**design/flow/design.v**
```verilog
module alu_top (
    input             clk,
    input      [7:0]  a,
    input      [7:0]  b,
    input      [3:0]  sel,
    output reg [15:0] out
);
    reg  [7:0]  a_q, b_q;
    reg  [3:0]  sel_q;
    wire [15:0] alu_out;
    always @(posedge clk) begin
        a_q   <= a;
        b_q   <= b;
        sel_q <= sel;
        out   <= alu_out;
    end
    alu u_alu (.a(a_q), .b(b_q), .sel(sel_q), .out(alu_out));
endmodule

`timescale 1ns / 1ps
module alu(
    input [7:0] a,b,
    input [3:0] sel,
    output reg [15:0] out
    );
    always@(*)
        begin
            case(sel)
                4'b0000 : out=a+b;
                4'b0001 : out=a+1;
                4'b0010 : out=a-b;
                4'b0011 : out=a*b;
                4'b0100 : out=(b==0) ? 16'd0 : a/b;
                4'b0101 : out=(b==0) ? 16'd0 : a%b;
                4'b0110 : out=a&b;
                4'b0111 : out=a|b;
                4'b1000 : out=~(a&b);
                4'b1001 : out=~(a|b);
                4'b1010 : out=a^b;
                default: out=0;
            endcase        
        end    
endmodule
```
**design/flow/config.mk**
```make
export PLATFORM = sky130hd
export DESIGN_NAME = alu_top
export DESIGN_NICKNAME = alu_top
export VERILOG_FILES = /design/flow/design.v
export SDC_FILE = /design/flow/constraint.sdc
export NUM_CORES = 4
export LEC_CHECK = 0
export CAP_MARGIN = 20
export CORE_MARGIN = 2
export CORE_UTILIZATION = 72
export SLEW_MARGIN = 20
```
**design/flow/run.sh**
```bash
#!/bin/bash
# the make line also repeats each setting of config.mk as NAME=value (left out here)
make -C /OpenROAD-flow-scripts/flow DESIGN_CONFIG=/design/flow/config.mk WORK_HOME=/design/flow/orfs CLKGATE_MAP_FILE= finish
```
**design/flow/constraint.sdc**
```tcl
create_clock -name core_clock -period 19.9 [get_ports {clk}]
set_input_delay 3.9800 -clock core_clock [delete_from_list [all_inputs] [get_ports {clk}]]
set_output_delay 3.9800 -clock core_clock [all_outputs]
set_load 0.01 [all_outputs]
```
==> metrics.txt, run 1 <==
# HELP chip_impl_metric Flow report values
# TYPE chip_impl_metric gauge
chip_impl_info{name="status",value="did not finish"} 1
chip_impl_info{name="last_stage_reached",value="detailed placement"} 1
chip_impl_info{name="run.stop_error",value="[ERROR DPL-0038] Utilization greater than 100%, impossible to legalize"} 1
chip_impl_metric{name="placement_rows",unit=""} 44
chip_impl_metric{name="yosys-stat-cells",unit=""} 1384
chip_impl_info{name="yosysMostFrequentCell",value="ha_1"} 1
chip_impl_metric{name="i_o_pins",unit=""} 37
chip_impl_info{name="ys_top_cells_by_area",value="ha_1, fa_1, dfxtp_1"} 1
chip_impl_metric{name="post_synth_inst_count",unit=""} 1384
chip_impl_info{name="top_cells_by_count",value="ha_1, nor2_1, nand2_1, inv_1, a21oi_1"} 1
chip_impl_metric{name="synth-seq-area-share",unit="%"} 6.84
chip_impl_metric{name="syn-cell-area",unit="sq mm"} 0.0105
chip_impl_metric{name="design.core.area",unit="sq mm"} 0.0144
chip_impl_metric{name="die_y",unit="microns"} 125
chip_impl_metric{name="synth_cell_types",unit=""} 100
chip_impl_metric{name="yosysWarnings",unit=""} 2
chip_impl_metric{name="initCoreUtil",unit="%"} 73.0
chip_impl_metric{name="yosys.area_share.simple",unit="%"} 23.2
chip_impl_metric{name="port-buffer-count",unit=""} 36
chip_impl_info{name="synth_area_leader_cell",value="ha_1"} 1
chip_impl_metric{name="yosys.area_share.aoi",unit="%"} 26.9
chip_impl_metric{name="chip_area",unit="sq mm"} 0.0156
chip_impl_metric{name="enable_flop_cells",unit=""} 0
chip_impl_metric{name="synth_flops",unit=""} 36
chip_impl_metric{name="mean_cell_area_of_the_mapped_netlist",unit="sq um"} 7.61
chip_impl_metric{name="synthMuxAreaShare",unit="%"} 4.53
chip_impl_metric{name="gp_congestion",unit=""} 1.09
chip_impl_metric{name="synthAdderAreaFrac",unit="%"} 27.6
chip_impl_metric{name="die_w",unit="microns"} 125
chip_impl_metric{name="top_cell_area_share",unit="%"} 20.2
chip_impl_metric{name="async_flop_share",unit="%"} 0
chip_impl_metric{name="xor_share",unit="%"} 5.57
chip_impl_info{name="post_synth_main_logic_family",value="adder cells"} 1
chip_impl_metric{name="yosys.stat.chipArea",unit="sq mm"} 0.0105
chip_impl_info{name="synthFlopType",value="dfxtp_1"} 1
-- stage by stage --
| step | std cells | setup WS [ps] | TNS [ps] | cell area (sq um) |
|---|---|---|---|---|
| 2_1_floorplan | 1391 | -6630 | -104450 | 11100 |
| 3_3_place_gp | 1976 | -5250 | -82050 | 14400 |
==> run 2, diff against run 1 <==
Settings changed: CAP_MARGIN 20 to 40, CELL_PAD_IN_SITES_GLOBAL_PLACEMENT set to 0, CORE_ASPECT_RATIO set to 0.79, CORE_UTILIZATION 72 to 68, CTS_CLUSTER_DIAMETER set to 26, HOLD_SLACK_MARGIN set to 0.29, SETUP_SLACK_MARGIN set to 2.94, SLEW_MARGIN 20 to 40, TNS_END_PERCENT set to 5.
Clock period 19.9 ns to 15.8 ns, I/O delays scaled along.
==> metrics.txt, run 2 <==
# HELP chip_impl_metric Flow report values
# TYPE chip_impl_metric gauge
chip_impl_metric{name="xor_share",unit="%"} 5.57
chip_impl_metric{name="synthMuxAreaShare",unit="%"} 4.53
chip_impl_metric{name="hpwlAfterDp",unit="microns"} 39700
chip_impl_info{name="post_synth_main_logic_family",value="adder cells"} 1
chip_impl_metric{name="die_w",unit="microns"} 144
chip_impl_metric{name="post_synth_inst_count",unit=""} 1384
chip_impl_metric{name="enable_flop_cells",unit=""} 0
chip_impl_metric{name="yosys-stat-cells",unit=""} 1384
chip_impl_metric{name="gp_congestion",unit=""} 1.03
chip_impl_metric{name="synth-seq-area-share",unit="%"} 6.84
chip_impl_metric{name="initCoreUtil",unit="%"} 69.5
chip_impl_metric{name="yosysWarnings",unit=""} 2
chip_impl_metric{name="placement_rows",unit=""} 40
chip_impl_metric{name="mean_cell_area_of_the_mapped_netlist",unit="sq um"} 7.61
chip_impl_metric{name="yosys.stat.chipArea",unit="sq mm"} 0.0105
chip_impl_metric{name="postPlaceCellArea",unit="sq mm"} 0.0145
chip_impl_metric{name="synth_cell_types",unit=""} 100
chip_impl_metric{name="yosys.area_share.simple",unit="%"} 23.2
chip_impl_metric{name="synth_flops",unit=""} 36
chip_impl_metric{name="design.core.area",unit="sq mm"} 0.0152
chip_impl_info{name="synth_area_leader_cell",value="ha_1"} 1
chip_impl_metric{name="async_flop_share",unit="%"} 0
chip_impl_metric{name="yosys.area_share.aoi",unit="%"} 26.9
chip_impl_info{name="top_cells_by_count",value="ha_1, nor2_1, nand2_1, inv_1, a21oi_1"} 1
chip_impl_metric{name="syn-cell-area",unit="sq mm"} 0.0105
chip_impl_info{name="status",value="did not finish"} 1
chip_impl_metric{name="dpl.cell_count",unit=""} 2015
chip_impl_metric{name="port-buffer-count",unit=""} 36
chip_impl_metric{name="chip_area",unit="sq mm"} 0.0165
chip_impl_info{name="ys_top_cells_by_area",value="ha_1, fa_1, dfxtp_1"} 1
chip_impl_metric{name="i_o_pins",unit=""} 37
chip_impl_info{name="synthFlopType",value="dfxtp_1"} 1
chip_impl_metric{name="synthAdderAreaFrac",unit="%"} 27.6
chip_impl_metric{name="die_y",unit="microns"} 115
chip_impl_metric{name="top_cell_area_share",unit="%"} 20.2
chip_impl_info{name="run.stop_error",value="[ERROR DPL-0038] Utilization greater than 100%, impossible to legalize"} 1
chip_impl_info{name="yosysMostFrequentCell",value="ha_1"} 1
chip_impl_info{name="last_stage_reached",value="clock tree synthesis"} 1
-- run 2: through the flow --
step / hold slack (ps) / setup WS [ps]
2_1_floorplan: 555 / -10910
3_3_place_gp: 702 / -9910
3_5_place_dp: 724 / -12000
==> run 3, diff against run 2 <==
Settings changed: CAP_MARGIN 40 to 20, CELL_PAD_IN_SITES_GLOBAL_PLACEMENT 0 to 1, CORE_ASPECT_RATIO 0.79 to unset, CORE_UTILIZATION 68 to 40, CTS_CLUSTER_DIAMETER 26 to 271, CTS_CLUSTER_SIZE set to 100, HOLD_SLACK_MARGIN 0.29 to unset, PLACE_DENSITY set to 0.72, SETUP_SLACK_MARGIN 2.94 to unset, SLEW_MARGIN 40 to 20, TNS_END_PERCENT 5 to 20.
Clock period 15.8 ns to 32.0 ns, I/O delays scaled along.
==> metrics.txt, run 3 <==
# HELP chip_impl_metric Yosys and OpenROAD flow results
# TYPE chip_impl_metric gauge
chip_impl_metric{name="cp_max_fo",unit=""} 20
chip_impl_info{name="slowest_stage",value="or4_4"} 1
chip_impl_metric{name="i_o_pins",unit=""} 37
chip_impl_metric{name="final_hold_viol_count",unit=""} 0
chip_impl_metric{name="synthMuxAreaShare",unit="%"} 4.53
chip_impl_metric{name="holdWs",unit="ps"} 766
chip_impl_metric{name="die_w",unit="microns"} 166
chip_impl_metric{name="hpwlAfterDp",unit="microns"} 27500
chip_impl_info{name="worst_setup_path_endpoint",value="out[10]"} 1
chip_impl_metric{name="yosysWarnings",unit=""} 2
chip_impl_metric{name="timing.hold.worst_path_depth",unit=""} 3
chip_impl_metric{name="drv_slew",unit=""} 0
chip_impl_info{name="post_synth_main_logic_family",value="adder cells"} 1
chip_impl_metric{name="post_synth_inst_count",unit=""} 1384
chip_impl_metric{name="top_cell_area_share",unit="%"} 20.2
chip_impl_metric{name="syn-cell-area",unit="sq mm"} 0.0105
chip_impl_metric{name="r2r.worst_path.cells",unit=""} 139
chip_impl_metric{name="fill_cells",unit=""} 2705
chip_impl_metric{name="total_cts_buffers",unit=""} 5
chip_impl_metric{name="port-buffer-count",unit=""} 36
chip_impl_metric{name="yosys-stat-cells",unit=""} 1384
chip_impl_info{name="critical_path.startpoint",value="b_q[7]"} 1
chip_impl_info{name="worst_path_most_repeated_cell",value="o21a_1"} 1
chip_impl_metric{name="timing.max_cap.violations",unit=""} 0
chip_impl_info{name="status",value="complete, no violations"} 1
chip_impl_metric{name="async_flop_share",unit="%"} 0
chip_impl_metric{name="synth_flops",unit=""} 36
chip_impl_metric{name="synthAdderAreaFrac",unit="%"} 27.6
chip_impl_metric{name="cp_num_cells",unit=""} 139
chip_impl_metric{name="place_ws",unit="ps"} -1040
chip_impl_metric{name="synth_cell_types",unit=""} 100
chip_impl_info{name="synthFlopType",value="dfxtp_1"} 1
chip_impl_metric{name="xor_share",unit="%"} 5.57
chip_impl_info{name="worstSetupStartpointType",value="register"} 1
chip_impl_metric{name="avgViaCountPerCell",unit=""} 5.95
chip_impl_metric{name="setup_violations",unit=""} 0
chip_impl_metric{name="warnings",unit=""} 45
chip_impl_info{name="synth_area_leader_cell",value="ha_1"} 1
chip_impl_metric{name="drt.antenna.violating_nets",unit=""} 0
chip_impl_metric{name="drt_iter0_markers",unit=""} 974
chip_impl_metric{name="max_stage_delay",unit="ps"} 640
chip_impl_metric{name="slew_margin_rel",unit="%"} 29.1
chip_impl_metric{name="grt_pass1_wl",unit="microns"} 55600
chip_impl_metric{name="initial_antenna_violation_count",unit=""} 0
chip_impl_metric{name="finalCritPeriodShare",unit="%"} 93.7
chip_impl_info{name="crit_type",value="register to register"} 1
chip_impl_info{name="root_buffer",value="clkbuf_16"} 1
chip_impl_metric{name="cts.clk_slew.worst_paths",unit="ps"} 60
chip_impl_info{name="ys_top_cells_by_area",value="ha_1, fa_1, dfxtp_1"} 1
chip_impl_metric{name="tritoncts_num_sinks",unit=""} 36
chip_impl_metric{name="remaining_drc_errors",unit=""} 0
chip_impl_info{name="min-delay-path-class",value="register to register"} 1
chip_impl_metric{name="dr.pass1.iters",unit=""} 6
chip_impl_metric{name="cts_buffer_depth",unit=""} 2
chip_impl_metric{name="mean_cell_area_of_the_mapped_netlist",unit="sq um"} 7.61
chip_impl_metric{name="synth-seq-area-share",unit="%"} 6.84
chip_impl_metric{name="first_global_vias",unit=""} 10000
chip_impl_metric{name="routed_wl",unit="microns"} 35300
chip_impl_metric{name="fmax",unit="MHz"} 33.3
chip_impl_metric{name="design.core.area",unit="sq mm"} 0.0260
chip_impl_info{name="setup.worst_path.end_class",value="register"} 1
chip_impl_info{name="whs_endpoint",value="out[0]"} 1
chip_impl_metric{name="n_antenna_cell",unit=""} 0
chip_impl_metric{name="hold_buffers_post_cts",unit=""} 0
chip_impl_metric{name="timing.critical_path.required",unit="ps"} 32140
chip_impl_metric{name="yosys.stat.chipArea",unit="sq mm"} 0.0105
chip_impl_metric{name="post-route-worst-setup-slack",unit="ps"} 2010
chip_impl_metric{name="period_needed",unit="ps"} 29990
chip_impl_info{name="top_cells_by_count",value="ha_1, nor2_1, nand2_1, inv_1, a21oi_1"} 1
chip_impl_metric{name="finalNetCount",unit=""} 1664
chip_impl_metric{name="grtUsageTotal",unit="%"} 25.0
chip_impl_info{name="clock_tree_from_tritoncts",value="done"} 1
chip_impl_metric{name="yosys.area_share.aoi",unit="%"} 26.9
chip_impl_metric{name="clock_insertion_delay_worst_skew",unit="ps"} 300
chip_impl_info{name="critical-path-top-delay-family",value="AND-OR/OR-AND gates"} 1
chip_impl_metric{name="gr-total-overflow",unit=""} 0
chip_impl_metric{name="cts_htree_levels",unit=""} 2
chip_impl_metric{name="totalNegativeSetupSlack",unit="ps"} 0
chip_impl_metric{name="r2r_setup_slack",unit="ps"} 2010
chip_impl_metric{name="finClkSkew",unit="ps"} 15.0
chip_impl_metric{name="gp_congestion",unit=""} 0.896
chip_impl_metric{name="crit_buf_inv",unit=""} 6
chip_impl_metric{name="dr_total_vias",unit=""} 10500
chip_impl_metric{name="synthToLayoutAreaGrowth",unit="%"} 12.5
chip_impl_metric{name="routedWlPerCell",unit="microns"} 20.0
chip_impl_metric{name="pin_count_of_the_biggest_net_entering_global_routing",unit=""} 29
chip_impl_info{name="yosysMostFrequentCell",value="ha_1"} 1
chip_impl_info{name="timing.rr.start",value="b_q[7]"} 1
chip_impl_metric{name="initCoreUtil",unit="%"} 40.5
chip_impl_info{name="worstHoldStart",value="sel_q[0]"} 1
chip_impl_metric{name="placement_rows",unit=""} 59
chip_impl_info{name="critical_path.reg2reg.endpoint",value="out[10]"} 1
chip_impl_metric{name="final_core_utilization",unit="%"} 45.6
chip_impl_metric{name="yosys.area_share.simple",unit="%"} 23.2
chip_impl_metric{name="worst-endpoint-arrival",unit="ps"} 30130
chip_impl_metric{name="enable_flop_cells",unit=""} 0
chip_impl_metric{name="max_slew.worst_pin.slew",unit="ps"} 1060
chip_impl_metric{name="die_y",unit="microns"} 166
chip_impl_metric{name="chip_area",unit="sq mm"} 0.0276
## run 3: cell type report
class	count	area (sq um)	area share, %
tap	335	419	3.54
clock inverter	3	46.3	0.391
inverter	98	368	3.10
sequential	36	722	6.09
multi-input combinational	1217	9510	80.3
clock buffer	5	125	1.06
timing repair buffer	76	661	5.57
## run 3: what timing repair did
item / in CTS / in global routing
resized: 6 / 47
endpoints found under the setup margin: 16 / 16
pin swaps: 1 / 7
buffers inserted: 4 / 6
gates cloned: 0 / 0
## run 3: layer usage
metal	global-route usage [%]	up-vias	wire (microns)
met5	0	-	0
met4	4.20	0	546
met3	2.88	36	2110
met2	41.1	302	15900
met1	35.7	4990	16800
li1	-	5195	-
## run 3: stage by stage
step | area (sq um) | std cells
floorplan | 10600 | 1391
global placement | 11400 | 1752
detailed placement | 11400 | 1752
CTS | 11600 | 1764
global route | 11900 | 1770
finish | 11900 | 1770
==> run 4, diff against run 3 <==
Settings changed: CELL_PAD_IN_SITES_GLOBAL_PLACEMENT 1 to unset, CORE_UTILIZATION 40 to 12, CTS_CLUSTER_DIAMETER 271 to unset, CTS_CLUSTER_SIZE 100 to unset, PLACE_DENSITY 0.72 to unset, TNS_END_PERCENT 20 to unset.
Clock period 32.0 ns to 45.9 ns, I/O delays scaled along.
==> metrics.txt, run 4 <==
# HELP chip_impl_metric Yosys and OpenROAD flow results
# TYPE chip_impl_metric gauge
chip_impl_metric{name="finalCritPeriodShare",unit="%"} 78.7
chip_impl_info{name="setup_repair_after_global_routing_missed_its_margin",value="no"} 1
chip_impl_metric{name="yosys.stat.chipArea",unit="sq mm"} 0.0105
chip_impl_info{name="setup.worst_path.end_class",value="register"} 1
chip_impl_metric{name="r2r.worst_path.cells",unit=""} 136
chip_impl_metric{name="fmax",unit="MHz"} 27.7
chip_impl_metric{name="period_needed",unit="ps"} 36130
chip_impl_metric{name="dpl.cell_count",unit=""} 2561
chip_impl_metric{name="total_cts_buffers",unit=""} 5
chip_impl_metric{name="routedWlPerCell",unit="microns"} 13.7
chip_impl_metric{name="tritoncts_num_sinks",unit=""} 36
chip_impl_metric{name="timing.critical_path.required",unit="ps"} 46060
chip_impl_metric{name="yosys.area_share.simple",unit="%"} 23.2
chip_impl_metric{name="timing.hold.worst_path_depth",unit=""} 3
chip_impl_metric{name="dr.pass1.iters",unit=""} 5
chip_impl_metric{name="setup_violations",unit=""} 0
chip_impl_metric{name="mean_cell_area_of_the_mapped_netlist",unit="sq um"} 7.61
chip_impl_metric{name="initial_antenna_violation_count",unit=""} 1
chip_impl_metric{name="n_antenna_cell",unit=""} 0
chip_impl_metric{name="remaining_drc_errors",unit=""} 0
chip_impl_metric{name="gp_congestion",unit=""} 0.880
chip_impl_metric{name="synthMuxAreaShare",unit="%"} 4.53
chip_impl_info{name="worstSetupStartpointType",value="register"} 1
chip_impl_metric{name="yosys-stat-cells",unit=""} 1384
chip_impl_info{name="synthFlopType",value="dfxtp_1"} 1
chip_impl_info{name="timing.rr.start",value="b_q[0]"} 1
chip_impl_metric{name="crit_buf_inv",unit=""} 2
chip_impl_metric{name="final_hold_viol_count",unit=""} 0
chip_impl_metric{name="cts.clk_slew.worst_paths",unit="ps"} 80
chip_impl_metric{name="design.core.area",unit="sq mm"} 0.0869
chip_impl_metric{name="grt_pass1_wl",unit="microns"} 55900
chip_impl_metric{name="warnings",unit=""} 45
chip_impl_info{name="post_synth_main_logic_family",value="adder cells"} 1
chip_impl_metric{name="drt_iter0_markers",unit=""} 813
chip_impl_metric{name="hpwlAfterDp",unit="microns"} 27600
chip_impl_metric{name="avgViaCountPerCell",unit=""} 4.13
chip_impl_metric{name="final_core_utilization",unit="%"} 14.4
chip_impl_metric{name="grtUsageTotal",unit="%"} 7.63
chip_impl_metric{name="clock_insertion_delay_worst_skew",unit="ps"} 310
chip_impl_metric{name="routed_wl",unit="microns"} 35200
chip_impl_metric{name="max_stage_delay",unit="ps"} 930
chip_impl_info{name="clock_tree_from_tritoncts",value="done"} 1
chip_impl_metric{name="die_w",unit="microns"} 300
chip_impl_metric{name="top_cell_area_share",unit="%"} 20.2
chip_impl_info{name="critical-path-top-delay-family",value="AND-OR/OR-AND gates"} 1
chip_impl_metric{name="post-route-worst-setup-slack",unit="ps"} 9770
chip_impl_info{name="yosysMostFrequentCell",value="ha_1"} 1
chip_impl_info{name="min-delay-path-class",value="register to register"} 1
chip_impl_info{name="ys_top_cells_by_area",value="ha_1, fa_1, dfxtp_1"} 1
chip_impl_info{name="top_cells_by_count",value="ha_1, nor2_1, nand2_1, inv_1, a21oi_1"} 1
chip_impl_metric{name="xor_share",unit="%"} 5.57
chip_impl_metric{name="synthAdderAreaFrac",unit="%"} 27.6
chip_impl_info{name="critical_path.reg2reg.endpoint",value="out[6]"} 1
chip_impl_info{name="critical_path.startpoint",value="b_q[0]"} 1
chip_impl_metric{name="placement_rows",unit=""} 108
chip_impl_info{name="worst_setup_path_endpoint",value="out[6]"} 1
chip_impl_metric{name="enable_flop_cells",unit=""} 0
chip_impl_info{name="worst_path_most_repeated_cell",value="o21a_1"} 1
chip_impl_metric{name="syn-cell-area",unit="sq mm"} 0.0105
chip_impl_metric{name="synth_cell_types",unit=""} 100
chip_impl_info{name="crit_type",value="register to register"} 1
chip_impl_metric{name="cts_htree_levels",unit=""} 2
chip_impl_metric{name="post_synth_inst_count",unit=""} 1384
chip_impl_info{name="status",value="complete, no violations"} 1
chip_impl_metric{name="chip_area",unit="sq mm"} 0.0902
chip_impl_metric{name="pin_count_of_the_biggest_net_entering_global_routing",unit=""} 29
chip_impl_metric{name="async_flop_share",unit="%"} 0
chip_impl_metric{name="place_ws",unit="ps"} 10430
chip_impl_metric{name="initCoreUtil",unit="%"} 12.1
chip_impl_info{name="whs_endpoint",value="out[0]"} 1
chip_impl_metric{name="synth-seq-area-share",unit="%"} 6.84
chip_impl_metric{name="cp_num_cells",unit=""} 136
chip_impl_metric{name="hold_buffers_post_cts",unit=""} 0
chip_impl_metric{name="yosys.area_share.aoi",unit="%"} 26.9
chip_impl_metric{name="worst-endpoint-arrival",unit="ps"} 36290
chip_impl_metric{name="drv_slew",unit=""} 0
chip_impl_metric{name="yosysWarnings",unit=""} 2
chip_impl_metric{name="grt_use_met3",unit="%"} 0.658
chip_impl_metric{name="postCtsSetupRepairBufs",unit=""} 0
chip_impl_metric{name="drt.antenna.violating_nets",unit=""} 0
chip_impl_info{name="worstHoldStart",value="sel_q[0]"} 1
chip_impl_info{name="global_route.peak_usage_layer",value="met2"} 1
chip_impl_metric{name="gr-total-overflow",unit=""} 0
chip_impl_info{name="synth_area_leader_cell",value="ha_1"} 1
chip_impl_metric{name="synthToLayoutAreaGrowth",unit="%"} 18.5
chip_impl_metric{name="synth_flops",unit=""} 36
chip_impl_metric{name="slew_margin_rel",unit="%"} 28.1
chip_impl_metric{name="instances_no_fill",unit=""} 2569
chip_impl_metric{name="cts_buffer_depth",unit=""} 2
chip_impl_info{name="root_buffer",value="clkbuf_16"} 1
chip_impl_metric{name="max_slew.worst_pin.slew",unit="ps"} 1070
chip_impl_metric{name="r2r_setup_slack",unit="ps"} 9770
chip_impl_metric{name="finClkSkew",unit="ps"} 21.4
chip_impl_metric{name="global_route.usage.met1",unit="%"} 10.7
chip_impl_metric{name="postCtsResizedCells",unit=""} 0
chip_impl_metric{name="die_y",unit="microns"} 300
chip_impl_metric{name="first_global_vias",unit=""} 9967
chip_impl_metric{name="timing.max_cap.violations",unit=""} 0
chip_impl_metric{name="dr_total_vias",unit=""} 10600
chip_impl_info{name="slowest_stage",value="nor4_4"} 1
chip_impl_metric{name="port-buffer-count",unit=""} 36
chip_impl_metric{name="i_o_pins",unit=""} 37
chip_impl_metric{name="gr-usage-met2",unit="%"} 12.4
chip_impl_metric{name="finalNetCount",unit=""} 1643
chip_impl_metric{name="totalNegativeSetupSlack",unit="ps"} 0
chip_impl_metric{name="cp_max_fo",unit=""} 20
[run 4: area by class of cell]
class | instances | area [sq um]
sequential | 36 | 721
timing repair buffer | 55 | 503
fill | 9907 | 74400
inverter | 98 | 368
multi-input combinational | 1217 | 9280
clock buffer | 6 | 129
tap | 1155 | 1450
clock inverter | 2 | 35.0
[run 4: per-stage QoR]
stage                     hold WS [ps]  cell area (sq um)
after floorplan                    555              10600
after global placement             853              12300
after detailed placement           834              12300
after CTS                          854              12500
after global routing               885              12500
final                              825              12500
[run 4: per-layer routing]
layer / vias to the layer above / part of all wire, %
li1: 5158 / -
met1: 5058 / 48
met2: 338 / 45
met3: 59 / 4.9
met4: 0 / 2.3
met5: - / 0
==> run 5, diff against run 4 <==
Settings changed: CORE_UTILIZATION 12 to 65, TNS_END_PERCENT set to 25.
Clock period 45.9 ns to 24.4 ns, I/O delays scaled along.
==> metrics.txt, run 5 <==
# HELP chip_impl_metric Flow report values
# TYPE chip_impl_metric gauge
chip_impl_metric{name="enable_flop_cells",unit=""} 0
chip_impl_metric{name="gr-total-overflow",unit=""} 21
chip_impl_info{name="ys_top_cells_by_area",value="ha_1, fa_1, dfxtp_1"} 1
chip_impl_metric{name="total_cts_buffers",unit=""} 5
chip_impl_metric{name="die_w",unit="microns"} 131
chip_impl_metric{name="chip_area",unit="sq mm"} 0.0172
chip_impl_metric{name="async_flop_share",unit="%"} 0
chip_impl_info{name="status",value="did not finish"} 1
chip_impl_metric{name="synth_flops",unit=""} 36
chip_impl_metric{name="synth-seq-area-share",unit="%"} 6.84
chip_impl_metric{name="synth_cell_types",unit=""} 100
chip_impl_metric{name="dpl.cell_count",unit=""} 1916
chip_impl_metric{name="design.core.area",unit="sq mm"} 0.0159
chip_impl_info{name="root_buffer",value="clkbuf_16"} 1
chip_impl_metric{name="yosys-stat-cells",unit=""} 1384
chip_impl_metric{name="tritoncts_num_sinks",unit=""} 36
chip_impl_metric{name="i_o_pins",unit=""} 37
chip_impl_metric{name="initCoreUtil",unit="%"} 66.3
chip_impl_metric{name="placement_rows",unit=""} 46
chip_impl_metric{name="yosys.stat.chipArea",unit="sq mm"} 0.0105
chip_impl_metric{name="syn-cell-area",unit="sq mm"} 0.0105
chip_impl_metric{name="top_cell_area_share",unit="%"} 20.2
chip_impl_metric{name="xor_share",unit="%"} 5.57
chip_impl_metric{name="post_synth_inst_count",unit=""} 1384
chip_impl_metric{name="die_y",unit="microns"} 131
chip_impl_metric{name="cts_buffer_depth",unit=""} 2
chip_impl_metric{name="yosysWarnings",unit=""} 2
chip_impl_info{name="post_synth_main_logic_family",value="adder cells"} 1
chip_impl_metric{name="synthMuxAreaShare",unit="%"} 4.53
chip_impl_metric{name="cts_htree_levels",unit=""} 2
chip_impl_info{name="yosysMostFrequentCell",value="ha_1"} 1
chip_impl_info{name="synthFlopType",value="dfxtp_1"} 1
chip_impl_info{name="last_stage_reached",value="global routing"} 1
chip_impl_metric{name="yosys.area_share.aoi",unit="%"} 26.9
chip_impl_metric{name="gp_congestion",unit=""} 1.02
chip_impl_metric{name="grtUsageTotal",unit="%"} 73.5
chip_impl_metric{name="hpwlAfterDp",unit="microns"} 30700
chip_impl_metric{name="synthAdderAreaFrac",unit="%"} 27.6
chip_impl_metric{name="mean_cell_area_of_the_mapped_netlist",unit="sq um"} 7.61
chip_impl_metric{name="yosys.area_share.simple",unit="%"} 23.2
chip_impl_info{name="run.stop_error",value="[ERROR GRT-0116] Global routing finished with congestion. Check the congestion regions in the DRC Viewer."} 1
chip_impl_info{name="synth_area_leader_cell",value="ha_1"} 1
chip_impl_metric{name="port-buffer-count",unit=""} 36
chip_impl_info{name="top_cells_by_count",value="ha_1, nor2_1, nand2_1, inv_1, a21oi_1"} 1
## run 5: repair_timing
item,in CTS
setup endpoints to repair,16
pin swaps,77
gates resized,61
setup buffers,136
hold buffers,0
## run 5: metal layers
metal | overflow | GRT usage [%]
met1 | 0 | 73.2
met2 | 6 | 94.2
met3 | 0 | 51.4
met4 | 15 | 77.7
met5 | 0 | 18.4
## run 5: through the flow
| step | hold WS, ps | instance area [sq um] | utilization (%) | setup slack, ps |
|---|---|---|---|---|
| after global placement | 702 | 13800 | 86.8 | -1100 |
| after detailed placement | 737 | 13800 | 86.8 | -2090 |
| after floorplan | 548 | 11000 | - | -2130 |
| after CTS | 747 | 15300 | 96.0 | -1250 |
==> run 6, diff against run 5 <==
Settings changed: CAP_MARGIN 20 to 15, CELL_PAD_IN_SITES_GLOBAL_PLACEMENT set to 3, CORE_ASPECT_RATIO set to 0.79, CORE_UTILIZATION 65 to 40, CTS_CLUSTER_DIAMETER set to 398, CTS_CLUSTER_SIZE set to 100, GPL_TIMING_DRIVEN set to 0, PLACE_DENSITY set to 0.43, SETUP_SLACK_MARGIN set to 2.94, SLEW_MARGIN 20 to 40, TNS_END_PERCENT 25 to 10.
Clock period 24.4 ns to 19.3 ns, I/O delays scaled along.
==> metrics.txt, run 6 <==
# HELP chip_impl_metric Yosys and OpenROAD flow results
# TYPE chip_impl_metric gauge
chip_impl_info{name="post_synth_main_logic_family",value="adder cells"} 1
chip_impl_metric{name="max_slew.worst_pin.slew",unit="ps"} 885
chip_impl_metric{name="syn-cell-area",unit="sq mm"} 0.0105
chip_impl_metric{name="synthMuxAreaShare",unit="%"} 4.53
chip_impl_metric{name="port-buffer-count",unit=""} 36
chip_impl_metric{name="yosys.stat.chipArea",unit="sq mm"} 0.0105
chip_impl_info{name="maxUsedRoutingLayer",value="met4"} 1
chip_impl_metric{name="r2r_setup_slack",unit="ps"} -7960
chip_impl_info{name="critical_path.reg2reg.endpoint",value="out[7]"} 1
chip_impl_info{name="synthFlopType",value="dfxtp_1"} 1
chip_impl_metric{name="fill_cells",unit=""} 2477
chip_impl_metric{name="routed_wl",unit="microns"} 39500
chip_impl_metric{name="gr-total-overflow",unit=""} 0
chip_impl_metric{name="dr.pass1.iters",unit=""} 5
chip_impl_metric{name="avgViaCountPerCell",unit=""} 5.71
chip_impl_metric{name="final_hold_viol_count",unit=""} 0
chip_impl_metric{name="pin_count_of_the_biggest_net_entering_global_routing",unit=""} 22
chip_impl_info{name="check-failures",value="negative setup slack"} 1
chip_impl_info{name="worstSetupStartpointType",value="register"} 1
chip_impl_metric{name="placement_rows",unit=""} 52
chip_impl_info{name="synth_area_leader_cell",value="ha_1"} 1
chip_impl_metric{name="cts.clk_slew.worst_paths",unit="ps"} 70
chip_impl_metric{name="clock_insertion_delay_worst_skew",unit="ps"} 290
chip_impl_info{name="clock_tree_from_tritoncts",value="done"} 1
chip_impl_info{name="slowest_stage",value="or4_4"} 1
chip_impl_metric{name="yosys-stat-cells",unit=""} 1384
chip_impl_metric{name="mean_cell_area_of_the_mapped_netlist",unit="sq um"} 7.61
chip_impl_info{name="critical-path-top-delay-family",value="AND-OR/OR-AND gates"} 1
chip_impl_metric{name="warnings",unit=""} 50
chip_impl_info{name="ys_top_cells_by_area",value="ha_1, fa_1, dfxtp_1"} 1
chip_impl_metric{name="timing.max_cap.violations",unit=""} 0
chip_impl_info{name="setup.worst_path.end_class",value="register"} 1
chip_impl_metric{name="design.core.area",unit="sq mm"} 0.0258
chip_impl_info{name="worst_path_most_repeated_cell",value="o21a_1"} 1
chip_impl_metric{name="cts_htree_levels",unit=""} 2
chip_impl_metric{name="met3WireLength",unit="microns"} 1870
chip_impl_info{name="setup_repair_after_global_routing_missed_its_margin",value="yes"} 1
chip_impl_info{name="whs_endpoint",value="out[0]"} 1
chip_impl_info{name="crit_type",value="register to register"} 1
chip_impl_metric{name="drt.antenna.violating_nets",unit=""} 0
chip_impl_info{name="root_buffer",value="clkbuf_16"} 1
chip_impl_metric{name="worst-endpoint-arrival",unit="ps"} 27440
chip_impl_metric{name="cp_num_cells",unit=""} 147
chip_impl_metric{name="initial_antenna_violation_count",unit=""} 0
chip_impl_metric{name="synth_cell_types",unit=""} 100
chip_impl_metric{name="cts_buffer_depth",unit=""} 2
chip_impl_metric{name="finClkSkew",unit="ps"} 7.08
chip_impl_metric{name="tritoncts_num_sinks",unit=""} 36
chip_impl_metric{name="top_cell_area_share",unit="%"} 20.2
chip_impl_metric{name="dpl.cell_count",unit=""} 1778
chip_impl_metric{name="max_stage_delay",unit="ps"} 450
chip_impl_metric{name="post_synth_inst_count",unit=""} 1384
chip_impl_metric{name="hpwlAfterDp",unit="microns"} 28800
chip_impl_metric{name="die_y",unit="microns"} 148
chip_impl_metric{name="enable_flop_cells",unit=""} 0
chip_impl_metric{name="initCoreUtil",unit="%"} 40.9
chip_impl_info{name="worst_setup_path_endpoint",value="out[7]"} 1
chip_impl_metric{name="dr_total_vias",unit=""} 11200
chip_impl_metric{name="holdWs",unit="ps"} 738
chip_impl_metric{name="remaining_drc_errors",unit=""} 0
chip_impl_metric{name="totalNegativeSetupSlack",unit="ps"} -124080
chip_impl_info{name="status",value="finished with violations"} 1
chip_impl_metric{name="fmax",unit="MHz"} 36.7
chip_impl_metric{name="slew_margin_rel",unit="%"} 40.6
chip_impl_metric{name="die_w",unit="microns"} 187
chip_impl_info{name="yosysMostFrequentCell",value="ha_1"} 1
chip_impl_metric{name="gp_congestion",unit=""} 0.853
chip_impl_metric{name="timing.critical_path.required",unit="ps"} 19490
chip_impl_metric{name="period_needed",unit="ps"} 27260
chip_impl_metric{name="final_core_utilization",unit="%"} 55.2
chip_impl_info{name="timing.rr.start",value="b_q[5]"} 1
chip_impl_metric{name="synthToLayoutAreaGrowth",unit="%"} 35.1
chip_impl_metric{name="n_antenna_cell",unit=""} 0
chip_impl_metric{name="hold_buffers_post_cts",unit=""} 0
chip_impl_metric{name="r2r.worst_path.cells",unit=""} 147
chip_impl_metric{name="crit_buf_inv",unit=""} 20
chip_impl_metric{name="first_global_vias",unit=""} 10700
chip_impl_metric{name="async_flop_share",unit="%"} 0
chip_impl_metric{name="finalCritPeriodShare",unit="%"} 141
chip_impl_metric{name="drt_iter0_markers",unit=""} 678
chip_impl_metric{name="synth_flops",unit=""} 36
chip_impl_metric{name="chip_area",unit="sq mm"} 0.0277
chip_impl_info{name="min-delay-path-class",value="register to register"} 1
chip_impl_metric{name="setup_violations",unit=""} 16
chip_impl_metric{name="synth-seq-area-share",unit="%"} 6.84
chip_impl_metric{name="finalNetCount",unit=""} 1847
chip_impl_metric{name="post-route-worst-setup-slack",unit="ps"} -7960
chip_impl_metric{name="yosysWarnings",unit=""} 2
chip_impl_metric{name="wirelength_met1",unit="microns"} 20500
chip_impl_metric{name="timing.hold.worst_path_depth",unit=""} 3
chip_impl_metric{name="i_o_pins",unit=""} 37
chip_impl_info{name="critical_path.startpoint",value="b_q[5]"} 1
chip_impl_metric{name="total_cts_buffers",unit=""} 5
chip_impl_metric{name="met2_routed_wl",unit="microns"} 17000
chip_impl_metric{name="instances_no_fill",unit=""} 1969
chip_impl_metric{name="xor_share",unit="%"} 5.57
chip_impl_metric{name="drv_slew",unit=""} 0
chip_impl_metric{name="synthAdderAreaFrac",unit="%"} 27.6
chip_impl_metric{name="yosys.area_share.simple",unit="%"} 23.2
chip_impl_info{name="top_cells_by_count",value="ha_1, nor2_1, nand2_1, inv_1, a21oi_1"} 1
chip_impl_metric{name="grtUsageTotal",unit="%"} 28.1
chip_impl_metric{name="yosys.area_share.aoi",unit="%"} 26.9
chip_impl_metric{name="routedWlPerCell",unit="microns"} 20.1
chip_impl_info{name="worstHoldStart",value="sel_q[3]"} 1
chip_impl_metric{name="grt_pass1_wl",unit="microns"} 61800
chip_impl_metric{name="cp_max_fo",unit=""} 10
[run 6: cell type report]
| class | instances | area, sq um | share of cell area (%) |
|---|---|---|---|
| Clock buffer | 5 | 125 | 0.879 |
| Inverter | 98 | 387 | 2.72 |
| Tap cell | 351 | 439 | 3.09 |
| Multi-Input combinational cell | 1217 | 10400 | 73.4 |
| Buffer | 40 | 288 | 2.02 |
| Sequential cell | 36 | 737 | 5.18 |
| Timing Repair Buffer | 217 | 1750 | 12.3 |
| Timing Repair inverter | 2 | 13.8 | 0.0967 |
| Clock inverter | 3 | 42.5 | 0.299 |
[run 6: what timing repair did]
| action | 4_1_cts | 5_1_grt |
|---|---|---|
| setup endpoints to repair | 16 | 16 |
| setup buffers | 146 | 35 |
| gates resized | 127 | 52 |
| cloned | 2 | 0 |
| pin swaps | 111 | 68 |
| endpoints found under the hold margin | 0 | 0 |
[run 6: through the flow]
stage	worst slack, ps	area (sq um)
5_1_grt	-9200	14200
4_1_cts	-8060	13700
6_report	-7960	14200
3_5_place_dp	-12440	11700
2_1_floorplan	-7410	10900
3_3_place_gp	-12480	11700
[run 6: metal layers]
layer | track usage (%) | vias up
li1 | - | 5567
met5 | 0 | -
met2 | 44.0 | 249
met4 | 1.55 | 0
met3 | 2.22 | 14
met1 | 43.5 | 5418
==> run 7, diff against run 6 <==
Settings changed: ABC_AREA set to 1, CAP_MARGIN 15 to 20, CELL_PAD_IN_SITES_GLOBAL_PLACEMENT 3 to unset, CORE_ASPECT_RATIO 0.79 to unset, CORE_UTILIZATION 40 to 68, CTS_CLUSTER_DIAMETER 398 to 237, GPL_TIMING_DRIVEN 0 to unset, PLACE_DENSITY 0.43 to unset, SETUP_SLACK_MARGIN 2.94 to unset, SLEW_MARGIN 40 to 20, TNS_END_PERCENT 10 to unset.
Clock period 19.3 ns to 24.6 ns, I/O delays scaled along.
==> metrics.txt, run 7 <==
# HELP chip_impl_metric Yosys and OpenROAD flow results
# TYPE chip_impl_metric gauge
chip_impl_metric{name="instances_no_fill",unit=""} 1941
chip_impl_metric{name="regArea",unit="sq um"} 733
chip_impl_metric{name="grt_pass1_wl",unit="microns"} 47300
chip_impl_metric{name="grtUsageTotal",unit="%"} 35.2
chip_impl_metric{name="port-buffer-count",unit=""} 36
chip_impl_metric{name="post_synth_inst_count",unit=""} 1607
chip_impl_metric{name="r2r.worst_path.cells",unit=""} 187
chip_impl_metric{name="r2r_setup_slack",unit="ps"} -700
chip_impl_metric{name="chip_area",unit="sq mm"} 0.0165
chip_impl_metric{name="clock_insertion_delay_worst_skew",unit="ps"} 290
chip_impl_metric{name="finClkSkew",unit="ps"} 12.7
chip_impl_metric{name="mean_cell_area_of_the_mapped_netlist",unit="sq um"} 6.54
chip_impl_info{name="status",value="finished with violations"} 1
chip_impl_metric{name="crit_buf_inv",unit=""} 25
chip_impl_metric{name="max_stage_delay",unit="ps"} 360
chip_impl_metric{name="avgViaCountPerCell",unit=""} 6.26
chip_impl_metric{name="place_ws",unit="ps"} -759
chip_impl_info{name="ys_top_cells_by_area",value="ha_1, nand2_1, inv_1"} 1
chip_impl_metric{name="yosys.area_share.simple",unit="%"} 32.4
chip_impl_metric{name="finalNetCount",unit=""} 1982
chip_impl_info{name="critical_path.startpoint",value="b_q[5]"} 1
chip_impl_info{name="synthFlopType",value="dfxtp_1"} 1
chip_impl_metric{name="async_flop_share",unit="%"} 0
chip_impl_info{name="slowest_stage",value="ha_1"} 1
chip_impl_metric{name="wirelength_met1",unit="microns"} 13500
chip_impl_metric{name="yosysWarnings",unit=""} 2
chip_impl_metric{name="die_w",unit="microns"} 128
chip_impl_metric{name="setup_violations",unit=""} 16
chip_impl_info{name="check-failures",value="negative setup slack"} 1
chip_impl_metric{name="syn-cell-area",unit="sq mm"} 0.0105
chip_impl_metric{name="placement_rows",unit=""} 45
chip_impl_metric{name="dr_total_vias",unit=""} 12200
chip_impl_metric{name="i_o_pins",unit=""} 37
chip_impl_metric{name="drv_slew",unit=""} 0
chip_impl_metric{name="tritoncts_num_sinks",unit=""} 36
chip_impl_metric{name="synth_flops",unit=""} 36
chip_impl_metric{name="dr.pass1.iters",unit=""} 6
chip_impl_metric{name="warnings",unit=""} 47
chip_impl_info{name="synth_area_leader_cell",value="ha_1"} 1
chip_impl_metric{name="remaining_drc_errors",unit=""} 0
chip_impl_metric{name="routed_wl",unit="microns"} 36400
chip_impl_metric{name="drt.antenna.violating_nets",unit=""} 0
chip_impl_info{name="min-delay-path-class",value="register to register"} 1
chip_impl_metric{name="initial_antenna_violation_count",unit=""} 2
chip_impl_metric{name="synth-seq-area-share",unit="%"} 6.86
chip_impl_metric{name="synth_cell_types",unit=""} 62
chip_impl_metric{name="hold_buffers_post_cts",unit=""} 0
chip_impl_metric{name="synthAdderAreaFrac",unit="%"} 27.7
chip_impl_metric{name="synthMuxAreaShare",unit="%"} 0
chip_impl_info{name="critical-path-top-delay-family",value="simple AND/OR/NAND/NOR gates"} 1
chip_impl_metric{name="final_hold_viol_count",unit=""} 0
chip_impl_info{name="crit_type",value="register to register"} 1
chip_impl_metric{name="design.core.area",unit="sq mm"} 0.0151
chip_impl_metric{name="cts_buffer_depth",unit=""} 2
chip_impl_metric{name="cts_htree_levels",unit=""} 2
chip_impl_info{name="whs_endpoint",value="out[0]"} 1
chip_impl_metric{name="met2_routed_wl",unit="microns"} 16500
chip_impl_info{name="timing.rr.start",value="b_q[5]"} 1
chip_impl_metric{name="yosys.area_share.aoi",unit="%"} 15.0
chip_impl_metric{name="worst-endpoint-arrival",unit="ps"} 25510
chip_impl_metric{name="combGateArea",unit="sq mm"} 0.00942
chip_impl_metric{name="cp_num_cells",unit=""} 187
chip_impl_metric{name="top_cell_area_share",unit="%"} 20.2
chip_impl_metric{name="period_needed",unit="ps"} 25300
chip_impl_metric{name="first_global_vias",unit=""} 10100
chip_impl_metric{name="n_antenna_cell",unit=""} 0
chip_impl_info{name="critical_path.reg2reg.endpoint",value="out[11]"} 1
chip_impl_info{name="worst_setup_path_endpoint",value="out[11]"} 1
chip_impl_info{name="post_synth_main_logic_family",value="simple AND/OR/NAND/NOR gates"} 1
chip_impl_metric{name="initCoreUtil",unit="%"} 69.4
chip_impl_metric{name="total_cts_buffers",unit=""} 5
chip_impl_info{name="maxUsedRoutingLayer",value="met4"} 1
chip_impl_metric{name="synthToLayoutAreaGrowth",unit="%"} 24.1
chip_impl_info{name="top_cells_by_count",value="nand2_1, inv_1, ha_1, nor2_1, nand3_1"} 1
chip_impl_metric{name="fmax",unit="MHz"} 39.5
chip_impl_metric{name="hpwlAfterDp",unit="microns"} 23100
chip_impl_metric{name="post-route-worst-setup-slack",unit="ps"} -696
chip_impl_metric{name="timing.critical_path.required",unit="ps"} 24820
chip_impl_metric{name="yosys-stat-cells",unit=""} 1607
chip_impl_info{name="clock_tree_from_tritoncts",value="done"} 1
chip_impl_info{name="root_buffer",value="clkbuf_16"} 1
chip_impl_metric{name="pin_count_of_the_biggest_net_entering_global_routing",unit=""} 22
chip_impl_metric{name="fill_cells",unit=""} 900
chip_impl_metric{name="yosys.stat.chipArea",unit="sq mm"} 0.0105
chip_impl_metric{name="cts.clk_slew.worst_paths",unit="ps"} 70
chip_impl_metric{name="timing.max_cap.violations",unit=""} 0
chip_impl_metric{name="gr-total-overflow",unit=""} 0
chip_impl_metric{name="cp_max_fo",unit=""} 15
chip_impl_metric{name="timing.hold.worst_path_depth",unit=""} 4
chip_impl_metric{name="dpl.cell_count",unit=""} 1851
chip_impl_metric{name="max_slew.worst_pin.slew",unit="ps"} 1070
chip_impl_metric{name="finalCritPeriodShare",unit="%"} 103
chip_impl_metric{name="met3WireLength",unit="microns"} 3780
chip_impl_metric{name="die_y",unit="microns"} 128
chip_impl_metric{name="enable_flop_cells",unit=""} 0
chip_impl_info{name="worstHoldStart",value="sel_q[2]"} 1
chip_impl_info{name="worstSetupStartpointType",value="register"} 1
chip_impl_metric{name="xor_share",unit="%"} 5.50
chip_impl_metric{name="drt_iter0_markers",unit=""} 1450
chip_impl_metric{name="totalNegativeSetupSlack",unit="ps"} -8770
chip_impl_info{name="setup.worst_path.end_class",value="register"} 1
chip_impl_info{name="yosysMostFrequentCell",value="nand2_1"} 1
chip_impl_info{name="worst_path_most_repeated_cell",value="nand2_1"} 1
chip_impl_metric{name="slew_margin_rel",unit="%"} 28.4
chip_impl_metric{name="gp_congestion",unit=""} 1.02
chip_impl_metric{name="routedWlPerCell",unit="microns"} 18.8
## run 7: metrics by stage
stage          util, %  instance area (sq um)  hold slack [ps]
2_1_floorplan        -                  10600              633
4_1_cts           76.4                  11600              722
3_5_place_dp      74.6                  11300              701
3_3_place_gp      74.6                  11300              690
6_report          86.1                  13000              729
5_1_grt           86.1                  13000              769
## run 7: final cells by class
type | count | share of cell area (%)
clock buffers | 5 | 0.959
clock inverters | 3 | 0.326
inverters | 298 | 8.84
multi-input cells | 1249 | 72.2
flip-flops and latches | 36 | 5.62
well taps | 188 | 1.80
repair buffers | 161 | 10.2
repair inverters | 1 | 0.0384
## run 7: repair_timing
action / CTS / global route
hold endpoints to repair: 0 / 0
buffers inserted: 3 / 76
pin swaps: 5 / 105
setup endpoints to repair: 16 / 16
cloned: 0 / 3
gates resized: 26 / 198
## run 7: routing by layer
metal	vias to the layer above	GRT usage (%)
li1	5492	-
met1	5531	46.9
met2	868	59.2
met3	260	4.24
met4	0	12.1
met5	-	0
==> run 8, diff against run 7 <==
Settings changed: ABC_AREA 1 to unset, CORE_UTILIZATION 68 to 66, CTS_CLUSTER_DIAMETER 237 to unset, CTS_CLUSTER_SIZE 100 to unset, HOLD_SLACK_MARGIN set to -0.1, MAX_ROUTING_LAYER set to met4.
Clock period 24.6 ns to 26.7 ns, I/O delays scaled along.
==> metrics.txt, run 8 <==
# HELP chip_impl_metric Yosys and OpenROAD flow results
# TYPE chip_impl_metric gauge
chip_impl_metric{name="yosys.area_share.aoi",unit="%"} 26.9
chip_impl_info{name="min-delay-path-class",value="register to register"} 1
chip_impl_metric{name="synthToLayoutAreaGrowth",unit="%"} 29.9
chip_impl_metric{name="totalNegativeSetupSlack",unit="ps"} -18090
chip_impl_metric{name="synthMuxAreaShare",unit="%"} 4.53
chip_impl_info{name="worstHoldStart",value="a_q[0]"} 1
chip_impl_metric{name="routed_wl",unit="microns"} 42500
chip_impl_metric{name="clock_insertion_delay_worst_skew",unit="ps"} 300
chip_impl_metric{name="enable_flop_cells",unit=""} 0
chip_impl_info{name="worst_setup_path_endpoint",value="out[2]"} 1
chip_impl_info{name="synthFlopType",value="dfxtp_1"} 1
chip_impl_metric{name="syn-cell-area",unit="sq mm"} 0.0105
chip_impl_metric{name="post_synth_inst_count",unit=""} 1384
chip_impl_metric{name="cp_num_cells",unit=""} 140
chip_impl_metric{name="top_cell_area_share",unit="%"} 20.2
chip_impl_metric{name="max_stage_delay",unit="ps"} 500
chip_impl_metric{name="total_cts_buffers",unit=""} 5
chip_impl_metric{name="synth-seq-area-share",unit="%"} 6.84
chip_impl_metric{name="synth_cell_types",unit=""} 100
chip_impl_info{name="worstSetupStartpointType",value="register"} 1
chip_impl_info{name="top_cells_by_count",value="ha_1, nor2_1, nand2_1, inv_1, a21oi_1"} 1
chip_impl_metric{name="cp_max_fo",unit=""} 8
chip_impl_info{name="setup.worst_path.end_class",value="register"} 1
chip_impl_info{name="critical-path-top-delay-family",value="AND-OR/OR-AND gates"} 1
chip_impl_metric{name="period_needed",unit="ps"} 27980
chip_impl_metric{name="first_global_vias",unit=""} 10800
chip_impl_metric{name="i_o_pins",unit=""} 37
chip_impl_metric{name="synthAdderAreaFrac",unit="%"} 27.6
chip_impl_metric{name="finalNetCount",unit=""} 1819
chip_impl_metric{name="async_flop_share",unit="%"} 0
chip_impl_metric{name="initial_antenna_violation_count",unit=""} 0
chip_impl_metric{name="chip_area",unit="sq mm"} 0.0170
chip_impl_metric{name="hold_buffers_post_cts",unit=""} 0
chip_impl_metric{name="cts.clk_slew.worst_paths",unit="ps"} 70
chip_impl_metric{name="setup_violations",unit=""} 16
chip_impl_metric{name="xor_share",unit="%"} 5.57
chip_impl_metric{name="instances_no_fill",unit=""} 1806
chip_impl_info{name="clock_tree_from_tritoncts",value="done"} 1
chip_impl_metric{name="warnings",unit=""} 48
chip_impl_metric{name="yosys-stat-cells",unit=""} 1384
chip_impl_metric{name="avgViaCountPerCell",unit=""} 7.12
chip_impl_metric{name="final_hold_viol_count",unit=""} 0
chip_impl_info{name="critical_path.reg2reg.endpoint",value="out[2]"} 1
chip_impl_info{name="critical_path.startpoint",value="b_q[0]"} 1
chip_impl_metric{name="placement_rows",unit=""} 46
chip_impl_metric{name="holdWs",unit="ps"} 740
chip_impl_metric{name="remaining_drc_errors",unit=""} 0
chip_impl_metric{name="yosys.area_share.simple",unit="%"} 23.2
chip_impl_metric{name="fill_cells",unit=""} 823
chip_impl_info{name="post_synth_main_logic_family",value="adder cells"} 1
chip_impl_metric{name="dpl.cell_count",unit=""} 1687
chip_impl_info{name="setup_repair_after_global_routing_missed_its_margin",value="yes"} 1
chip_impl_metric{name="drv_slew",unit=""} 0
chip_impl_metric{name="crit_buf_inv",unit=""} 8
chip_impl_metric{name="yosys.stat.chipArea",unit="sq mm"} 0.0105
chip_impl_metric{name="slew_margin_rel",unit="%"} 26.1
chip_impl_info{name="yosysMostFrequentCell",value="ha_1"} 1
chip_impl_info{name="check-failures",value="negative setup slack"} 1
chip_impl_info{name="crit_type",value="register to register"} 1
chip_impl_metric{name="drt_iter0_markers",unit=""} 1929
chip_impl_info{name="ys_top_cells_by_area",value="ha_1, fa_1, dfxtp_1"} 1
chip_impl_metric{name="routedWlPerCell",unit="microns"} 23.5
chip_impl_metric{name="initCoreUtil",unit="%"} 67.0
chip_impl_metric{name="tritoncts_num_sinks",unit=""} 36
chip_impl_metric{name="finalCritPeriodShare",unit="%"} 105
chip_impl_info{name="timing.rr.start",value="b_q[0]"} 1
chip_impl_metric{name="cts_buffer_depth",unit=""} 2
chip_impl_info{name="root_buffer",value="clkbuf_16"} 1
chip_impl_metric{name="max_slew.worst_pin.slew",unit="ps"} 1090
chip_impl_info{name="status",value="finished with violations"} 1
chip_impl_metric{name="r2r.worst_path.cells",unit=""} 140
chip_impl_metric{name="regArea",unit="sq um"} 726
chip_impl_metric{name="yosysWarnings",unit=""} 2
chip_impl_info{name="whs_endpoint",value="out[0]"} 1
chip_impl_metric{name="dr.pass1.iters",unit=""} 7
chip_impl_metric{name="fmax",unit="MHz"} 35.7
chip_impl_metric{name="combGateArea",unit="sq mm"} 0.0103
chip_impl_metric{name="gr-total-overflow",unit=""} 0
chip_impl_metric{name="die_y",unit="microns"} 130
chip_impl_metric{name="dr_total_vias",unit=""} 12900
chip_impl_metric{name="mean_cell_area_of_the_mapped_netlist",unit="sq um"} 7.61
chip_impl_metric{name="drt.antenna.violating_nets",unit=""} 0
chip_impl_metric{name="finClkSkew",unit="ps"} 16.0
chip_impl_metric{name="pin_count_of_the_biggest_net_entering_global_routing",unit=""} 29
chip_impl_metric{name="port-buffer-count",unit=""} 36
chip_impl_metric{name="die_w",unit="microns"} 130
chip_impl_info{name="slowest_stage",value="o41a_1"} 1
chip_impl_metric{name="hpwlAfterDp",unit="microns"} 26600
chip_impl_metric{name="design.core.area",unit="sq mm"} 0.0157
chip_impl_metric{name="timing.hold.worst_path_depth",unit=""} 2
chip_impl_metric{name="cts_htree_levels",unit=""} 2
chip_impl_info{name="synth_area_leader_cell",value="ha_1"} 1
chip_impl_info{name="worst_path_most_repeated_cell",value="o21a_1"} 1
chip_impl_metric{name="worst-endpoint-arrival",unit="ps"} 28160
chip_impl_metric{name="synth_flops",unit=""} 36
chip_impl_metric{name="grtUsageTotal",unit="%"} 41.9
chip_impl_metric{name="n_antenna_cell",unit=""} 0
chip_impl_metric{name="r2r_setup_slack",unit="ps"} -1280
chip_impl_metric{name="grt_pass1_wl",unit="microns"} 54800
chip_impl_metric{name="timing.max_cap.violations",unit=""} 0
chip_impl_metric{name="gp_congestion",unit=""} 1.00
chip_impl_metric{name="timing.critical_path.required",unit="ps"} 26880
chip_impl_metric{name="post-route-worst-setup-slack",unit="ps"} -1280
run 8: timing repair:
| action | 4_1_cts | 5_1_grt |
|---|---|---|
| cloned | 1 | 0 |
| buffers inserted | 28 | 83 |
| pin swaps | 25 | 120 |
| gates resized | 25 | 113 |
| endpoints found under the setup margin | 16 | 16 |
run 8: final cells by class:
type | instances | area share, %
well taps | 216 | 1.98
clock buffers | 5 | 0.915
clock inverters | 3 | 0.137
repair buffers | 230 | 13.6
flip-flops and latches | 36 | 5.31
multi-input cells | 1218 | 75.3
inverters | 98 | 2.75
run 8: per-layer routing:
metal | part of all wire, % | vias to the layer above | track usage [%]
met3 | 13 | 386 | 7.22
met4 | 7.7 | 0 | 15.9
met2 | 43 | 1149 | 65.0
met5 | 0 | - | -
met1 | 36 | 5802 | 54.7
li1 | - | 5516 | -
run 8: through the flow:
| step | util, % | setup WS (ps) | cell area, sq um |
|---|---|---|---|
| final | 87.1 | -1280 | 13700 |
| after global routing | 87.1 | -2140 | 13700 |
| after CTS | 79.1 | 20.4 | 12400 |
| after detailed placement | 76.1 | -1250 | 12000 |
| after global placement | 76.1 | -408 | 12000 |
| after floorplan | - | 12.2 | 10900 |
